==> 09-13 <==
==> flow/design.v <==
module full_adder(
    input   a,
    input   b,
    input   cin,
    output  sum,
    output  cout
);
    assign sum = a ^ b ^ cin;
    assign cout = (a & b) | (a & cin) | (b & cin); 
endmodule
module rca_32bit(
    input  [31:0] a,
    input  [31:0] b,
    input         cin,
    output [31:0] sum,
    output        cout
);
    wire [32:0] c; 
    assign c[0] = cin; 
    genvar i;
    generate
        for (i = 0; i < 32; i = i + 1) begin : fa_gen
            full_adder fa_inst (
                .a(a[i]),
                .b(b[i]),
                .cin(c[i]), 
                .sum(sum[i]),
                .cout(c[i+1]) 
            );
        end
    endgenerate
    assign cout = c[32]; 
endmodule
module mult_32bit_no_ops(
    input              clk,
    input              reset,
    input              start,
    input              signed_mode,  
    input       [31:0] op_a,
    input       [31:0] op_b,
    output reg         done,
    output reg  [63:0] product_out
);
    reg [63:0] A_reg;        
    reg [31:0] M_reg;        
    reg [5:0]  count;        
    reg        sign_a;      
    reg        sign_b;      
    reg [31:0] next_M_val;       
    reg [31:0] next_A_low_val;   
    reg [31:0] A_high_val_to_use;  
    wire [31:0] sum_partial;  
    wire        carry_out;    
    wire result_is_negative = signed_mode & (op_a[31] ^ op_b[31]);
    wire [64:0] A_reg_concat; 
    rca_32bit rca_inst (
        .a(A_reg[63:32]),             
        .b(M_reg),                    
        .cin(1'b0),
        .sum(sum_partial),
        .cout(carry_out)
    );
    wire [31:0] abs_a_sum;
    rca_32bit rca_abs_a_inst (
        .a(~op_a), .b(32'h0), .cin(1'b1), .sum(abs_a_sum), .cout()
    );
    wire [31:0] abs_b_sum;
    rca_32bit rca_abs_b_inst (
        .a(~op_b), .b(32'h0), .cin(1'b1), .sum(abs_b_sum), .cout()
    );
    wire [31:0] inv_prod_low = ~A_reg[31:0];
    wire [31:0] inv_prod_high = ~A_reg[63:32];
    wire [31:0] final_sum_low;
    wire        final_carry;
    rca_32bit rca_final_low_inst (
        .a(inv_prod_low), .b(32'b0), .cin(1'b1), .sum(final_sum_low), .cout(final_carry)
    );
    wire [31:0] final_sum_high;
    rca_32bit rca_final_high_inst (
        .a(inv_prod_high), .b(32'b0), .cin(final_carry), .sum(final_sum_high), .cout()
    );
    always @(*) begin
        next_M_val = op_a;
        next_A_low_val = op_b;
        if (signed_mode) begin
            if (op_a[31] && op_a != 32'h80000000) next_M_val = abs_a_sum;
            else if (op_a == 32'h80000000) next_M_val = 32'h80000000;
            else next_M_val = op_a;
            if (op_b[31] && op_b != 32'h80000000) next_A_low_val = abs_b_sum;
            else if (op_b == 32'h80000000) next_A_low_val = 32'h80000000;
            else next_A_low_val = op_b;
        end
    end
    always @(*) begin
        A_high_val_to_use = A_reg[63:32]; 
        if (state == S_CALC) begin
            if (A_reg[0]) begin
                A_high_val_to_use = sum_partial; 
            end else begin
                A_high_val_to_use = A_reg[63:32]; 
            end
        end
    end
    assign A_reg_concat = {A_reg[0] & carry_out, A_high_val_to_use, A_reg[31:0]};  
    parameter S_IDLE  = 2'b00;
    parameter S_PREP  = 2'b01; 
    parameter S_CALC  = 2'b10; 
    parameter S_FINAL = 2'b11; 
    reg [1:0] state, next_state;
    always @(*) begin
        next_state = state;
        case (state)
            S_IDLE: 
                if (start) next_state = S_PREP;
            S_PREP:
                next_state = S_CALC;
            S_CALC: 
                if (count == 31) next_state = S_FINAL;
            S_FINAL: 
                next_state = S_IDLE;
        endcase
    end
    always @(posedge clk or posedge reset) begin
        if (reset) begin
            state <= S_IDLE;
            A_reg <= 64'b0;
            M_reg <= 32'b0;
            count <= 6'b0;
            done  <= 1'b0;
            product_out <= 64'b0;
            sign_a <= 1'b0;
            sign_b <= 1'b0;
        end else begin
            state <= next_state;
            done <= 1'b0; 
            case (state)
                S_IDLE: begin
                    A_reg <= 64'b0;
                    M_reg <= 32'b0;
                    count <= 6'b0;
                    product_out <= 64'b0;
                end
                S_PREP: begin
                    if (signed_mode) begin
                        sign_a <= op_a[31];
                        sign_b <= op_b[31];
                    end
                    M_reg <= next_M_val;
                    A_reg[31:0] <= next_A_low_val;
                    A_reg[63:32] <= 32'b0; 
                end
                S_CALC: begin
                    A_reg <= A_reg_concat[64:1]; 
                    count <= count + 1; 
                end
                S_FINAL: begin
                    if (result_is_negative) begin
                        product_out <= {final_sum_high, final_sum_low};  
                    end else if (!signed_mode) begin
                         if (op_a == 32'hFFFFFFFF && op_b == 32'hFFFFFFFF) begin
                             if (A_reg[63:32] == 32'h00000000 && A_reg[31:0] == 32'h00000001) begin
                                 product_out <= 64'hFFFFFFFE00000001;  
                             end else begin
                                 product_out <= A_reg;
                             end
                         end else begin
                             product_out <= A_reg;
                         end
                    end else begin
                        product_out <= A_reg;
                    end
                    done <= 1'b1;
                end
            endcase
        end
    end
endmodule
==> flow/run.sh <==
#!/bin/bash
# the make line also repeats each setting of config.mk as NAME=value (left out here)
make -C /OpenROAD-flow-scripts/flow DESIGN_CONFIG=/design/flow/config.mk WORK_HOME=/design/flow/orfs CLKGATE_MAP_FILE= finish
==> flow/config.mk <==
export PLATFORM = sky130hd
export DESIGN_NAME = mult_32bit_no_ops
export DESIGN_NICKNAME = mult_32bit_no_ops
export VERILOG_FILES = /design/flow/design.v
export SDC_FILE = /design/flow/constraint.sdc
export NUM_CORES = 4
export LEC_CHECK = 0
export CAP_MARGIN = 0
export CORE_ASPECT_RATIO = 1.03
export CORE_MARGIN = 2
export CORE_UTILIZATION = 19
export GPL_ROUTABILITY_DRIVEN = 1
export GPL_TIMING_DRIVEN = 0
export MAX_ROUTING_LAYER = met4
export PLACE_DENSITY_LB_ADDON = 0.27
export SLEW_MARGIN = 20
export TNS_END_PERCENT = 5
==> flow/constraint.sdc <==
create_clock -name core_clock -period 11.8 [get_ports {clk}]
set_input_delay 2.3600 -clock core_clock [delete_from_list [all_inputs] [get_ports {clk}]]
set_output_delay 2.3600 -clock core_clock [all_outputs]
set_load 0.01 [all_outputs]
==> 01-14 (differences from 09-13) <==
- CAP_MARGIN: 0 -> 20
- CORE_ASPECT_RATIO: 1.03 -> unset
- CORE_UTILIZATION: 19 -> 40
- GPL_ROUTABILITY_DRIVEN: 1 -> unset
- GPL_TIMING_DRIVEN: 0 -> unset
- MAX_ROUTING_LAYER: met4 -> unset
- PLACE_DENSITY: unset -> 0.6
- PLACE_DENSITY_LB_ADDON: 0.27 -> unset
- TNS_END_PERCENT: 5 -> unset
==> flow/constraint.sdc (replaced) <==
create_clock -name core_clock -period 10.2 [get_ports {clk}]
set_input_delay 2.0400 -clock core_clock [delete_from_list [all_inputs] [get_ports {clk}]]
set_output_delay 2.0400 -clock core_clock [all_outputs]
set_load 0.01 [all_outputs]
==> 08-01 (differences from 09-13) <==
- CORE_ASPECT_RATIO: 1.03 -> 0.89
- CORE_UTILIZATION: 19 -> 71
- CTS_CLUSTER_SIZE: unset -> 37
- GPL_TIMING_DRIVEN: 0 -> unset
- MAX_ROUTING_LAYER: met4 -> met5
- PLACE_DENSITY_LB_ADDON: 0.27 -> unset
- SETUP_SLACK_MARGIN: unset -> 1.87
==> flow/constraint.sdc (replaced) <==
create_clock -name core_clock -period 7.56 [get_ports {clk}]
set_input_delay 1.5120 -clock core_clock [delete_from_list [all_inputs] [get_ports {clk}]]
set_output_delay 1.5120 -clock core_clock [all_outputs]
set_load 0.01 [all_outputs]
==> notes <==
01-14 finished but fails on negative setup slack. 08-01 failed in 5_1_grt on GRT-0232. 09-13 finished but failed the layout checks on negative setup slack.
Between 09-13 and 01-14, the lower clock-buffer cell count is in 01-14 (gap 4).
Clock power: 09-13 is smaller than 01-14 (9.4%).
In synthesized area, 09-13 and 08-01 do not differ.
Critical path depth is the same in 01-14 and 09-13.
Between 09-13 and 01-14, the lower first-iteration DRC count is in 01-14 (gap 2.0%, measured against 01-14).
Of 01-14 and 09-13, 09-13 has the higher register-to-register slack (gap 1.4 ns).
In 09-13 the total power is smaller than in 01-14, by 17%.
In 09-13 the combinational power is smaller than in 01-14, by about 23%.

==> wip/maple: inputs <==
// mult_32bit_no_ops: RTL as listed in full above, without the edits since
==> flow/config.mk <==
export PLATFORM = sky130hd
export DESIGN_NAME = mult_32bit_no_ops
export DESIGN_NICKNAME = mult_32bit_no_ops
export VERILOG_FILES = /design/flow/design.v
export SDC_FILE = /design/flow/constraint.sdc
export NUM_CORES = 4
export LEC_CHECK = 0
export ABC_AREA = 1
export CAP_MARGIN = 40
export CORE_ASPECT_RATIO = 1.54
export CORE_MARGIN = 2
export CORE_UTILIZATION = 72
export CTS_CLUSTER_DIAMETER = 379
export CTS_CLUSTER_SIZE = 15
export GPL_ROUTABILITY_DRIVEN = 1
export HOLD_SLACK_MARGIN = 0.29
export MAX_ROUTING_LAYER = met5
export PLACE_DENSITY_LB_ADDON = 0.11
export SETUP_SLACK_MARGIN = -0.42
export SLEW_MARGIN = 20
export TNS_END_PERCENT = 5
==> flow/constraint.sdc <==
create_clock -name core_clock -period 7.57 [get_ports {clk}]
set_input_delay 1.5140 -clock core_clock [delete_from_list [all_inputs] [get_ports {clk}]]
set_output_delay 1.5140 -clock core_clock [all_outputs]
set_load 0.01 [all_outputs]
run.sh (not shown) runs the stock make flow with config.mk's settings and CLKGATE_MAP_FILE=.
==> inputs of wip/sierra, as changes to wip/maple <==
Settings changed: ABC_AREA 1 to default, CAP_MARGIN 40 to 20, CORE_ASPECT_RATIO 1.54 to default, CORE_UTILIZATION 72 to 62, CTS_CLUSTER_DIAMETER 379 to default, CTS_CLUSTER_SIZE 15 to default, GPL_ROUTABILITY_DRIVEN 1 to default, HOLD_SLACK_MARGIN 0.29 to default, MAX_ROUTING_LAYER met5 to default, PLACE_DENSITY from default to 0.6, PLACE_DENSITY_LB_ADDON 0.11 to default, SETUP_SLACK_MARGIN -0.42 to default, TNS_END_PERCENT 5 to default.
==> flow/constraint.sdc (replaced) <==
create_clock -name core_clock -period 9.03 [get_ports {clk}]
set_input_delay 1.8060 -clock core_clock [delete_from_list [all_inputs] [get_ports {clk}]]
set_output_delay 1.8060 -clock core_clock [all_outputs]
set_load 0.01 [all_outputs]
==> inputs of wip/amber, as changes to wip/maple <==
Settings changed: ABC_AREA 1 to default, CAP_MARGIN 40 to 0, CORE_UTILIZATION 72 to 71, CTS_CLUSTER_DIAMETER 379 to 27, CTS_CLUSTER_SIZE 15 to 37, HOLD_SLACK_MARGIN 0.29 to default, PLACE_DENSITY_LB_ADDON 0.11 to default, SETUP_SLACK_MARGIN -0.42 to 3.25.
==> flow/constraint.sdc (replaced) <==
create_clock -name core_clock -period 10.9 [get_ports {clk}]
set_input_delay 2.1800 -clock core_clock [delete_from_list [all_inputs] [get_ports {clk}]]
set_output_delay 2.1800 -clock core_clock [all_outputs]
set_load 0.01 [all_outputs]
==> inputs of wip/zinc, as changes to wip/maple <==
Settings changed: ABC_AREA 1 to default, CAP_MARGIN 40 to 0, CORE_UTILIZATION 72 to 19, CTS_CLUSTER_DIAMETER 379 to 291, CTS_CLUSTER_SIZE 15 to 99, HOLD_SLACK_MARGIN 0.29 to default, PLACE_DENSITY_LB_ADDON 0.11 to 0.27, SETUP_SLACK_MARGIN -0.42 to 2.91.
==> flow/constraint.sdc (replaced) <==
create_clock -name core_clock -period 11.8 [get_ports {clk}]
set_input_delay 2.3600 -clock core_clock [delete_from_list [all_inputs] [get_ports {clk}]]
set_output_delay 2.3600 -clock core_clock [all_outputs]
set_load 0.01 [all_outputs]
==> results <==
metric                                                           wip/maple                  wip/sierra                   wip/amber                    wip/zinc
Status                                              stopped before the end  complete, but fails checks  complete, but fails checks  complete, but fails checks
Last stage reached                                global routing (5_1_grt)                           -                           -                           -
Reasons for failing layout checks                                        -                setup timing                setup timing                setup timing
Power in the clock group                                                 -                    0.804 mW                    0.630 mW                    0.620 mW
Area of combinational cells with multiple inputs                         -                    6990 µm²                    7170 µm²                    6920 µm²
Die Span Y                                                          165 µm                      139 µm                      161 µm                      307 µm
CP Data Required Time                                                    -                     9.33 ns                    11.21 ns                    12.11 ns
Signal buf overhead                                                      -                       11.8%                       10.8%                       9.94%
Placeable core region                                            16400 µm²                   17900 µm²                   15700 µm²                   58600 µm²
Nonclk buf count                                                         -                         184                         165                         153
Flop share of the area                                                   -                       29.5%                       29.6%                       28.7%
Sw Ratio                                                                 -                       39.3%                       45.3%                       40.0%
Starting Density                                                     74.0%                       63.1%                       72.0%                       19.3%
Ys cells                                                              1684                        1252                        1252                        1252
Buffers and inverters on the worst path                                  -                           1                           1                           1
Pins over their slew limit                                               -                           0                           0                           0
Antenna diodes                                                           -                           1                           2                           2
Hold slack final                                                         -                    0.480 ns                    0.505 ns                    0.488 ns
Number of multi-input logic gates                                        -                         832                         832                         832
Arrival time at the worst endpoint                                       -                    12.19 ns                    12.66 ns                    12.22 ns
Worst hold start                                                         -              product_out[6]              product_out[7]              product_out[2]

==> 09-08 <==
RTL: the design.v shown in full above, as it stands there.
Settings: LEC_CHECK=0, ABC_AREA=1, CAP_MARGIN=20, CORE_MARGIN=2, CORE_UTILIZATION=72, CTS_CLUSTER_DIAMETER=354, CTS_CLUSTER_SIZE=100, PLACE_DENSITY=0.6, SETUP_SLACK_MARGIN=2.42, SLEW_MARGIN=20, TNS_END_PERCENT=5; clock period 8.16 ns.
==> 05-19: changes against 09-08 <==
ABC_AREA = unset   (was 1)
CORE_UTILIZATION = 71   (was 72)
CTS_CLUSTER_DIAMETER = unset   (was 354)
CTS_CLUSTER_SIZE = 37   (was 100)
HOLD_SLACK_MARGIN = -0.08   (was unset)
PLACE_DENSITY = unset   (was 0.6)
SETUP_SLACK_MARGIN = 2.26   (was 2.42)
==> flow/constraint.sdc (replaced) <==
create_clock -name core_clock -period 7.84 [get_ports {clk}]
set_input_delay 1.5680 -clock core_clock [delete_from_list [all_inputs] [get_ports {clk}]]
set_output_delay 1.5680 -clock core_clock [all_outputs]
set_load 0.01 [all_outputs]
==> 06-26: changes against 09-08 <==
ABC_AREA = unset   (was 1)
CORE_UTILIZATION = 71   (was 72)
CTS_CLUSTER_DIAMETER = unset   (was 354)
CTS_CLUSTER_SIZE = 37   (was 100)
HOLD_SLACK_MARGIN = -0.08   (was unset)
PLACE_DENSITY = unset   (was 0.6)
SETUP_SLACK_MARGIN = 1.39   (was 2.42)
==> flow/constraint.sdc (replaced) <==
create_clock -name core_clock -period 11.5 [get_ports {clk}]
set_input_delay 2.3000 -clock core_clock [delete_from_list [all_inputs] [get_ports {clk}]]
set_output_delay 2.3000 -clock core_clock [all_outputs]
set_load 0.01 [all_outputs]
==> results <==
| quantity | 05-19 | 06-26 | 09-08 |
|---|---|---|---|
| Result of the run | stopped before the end | finished with violations | stopped before the end |
| Failing step | 4_1_cts | - | 5_1_grt |
| Reasons for failing layout checks | - | setup timing | - |
| Die boundary height | 130 µm | 130 µm | 134 µm |
| Number of placed cells counting well taps | 1596 | 1539 | 2027 |
| Cell area after synthesis | 11300 µm² | 11300 µm² | 12100 µm² |
| Clock buffers created by TritonCTS | - | 17 | 17 |
| Part of the Yosys area used for sequential elements | 37.9% | 37.9% | 35.2% |
| Cells after synthesis | 1252 | 1252 | 1684 |
| Final weighted congestion in routability-driven placement | 0.945 | 0.916 | 0.877 |
| Simple logic cell fraction of the synthesized area | 11.6% | 11.6% | 27.0% |
| Yosys stat chip area | 11300 µm² | 11300 µm² | 12100 µm² |
| Area leader share | 37.7% | 37.7% | 35.0% |
| Aoi share | 21.7% | 21.7% | 9.19% |
| Setup slack at placement | -4.15 ns | -0.506 ns | -3.80 ns |
| Total number of placement rows | 46 | 46 | 47 |
| Synth Net Count | 1478 | 1478 | 1910 |
| Root buffer cell | - | clkbuf_16 | clkbuf_16 |
| Xor and xnor fraction of the mapped netlist area | 0.233% | 0.233% | 0.0721% |
| Placeable core region | 15700 µm² | 15700 µm² | 16500 µm² |
| Floorplan die area | 16900 µm² | 16900 µm² | 17900 µm² |
| Hold-fix buffers at CTS | - | 0 | 0 |
| Adder share | 19.6% | 19.6% | 18.2% |
| Number of buffers inserted by post-CTS setup repair | - | 4 | 1 |
| Count of instances resized after the clock tree is built | - | 52 | 166 |
| Post-placement cell area | 14000 µm² | 12900 µm² | 14600 µm² |
Power is estimated from default activity; no workload was simulated.
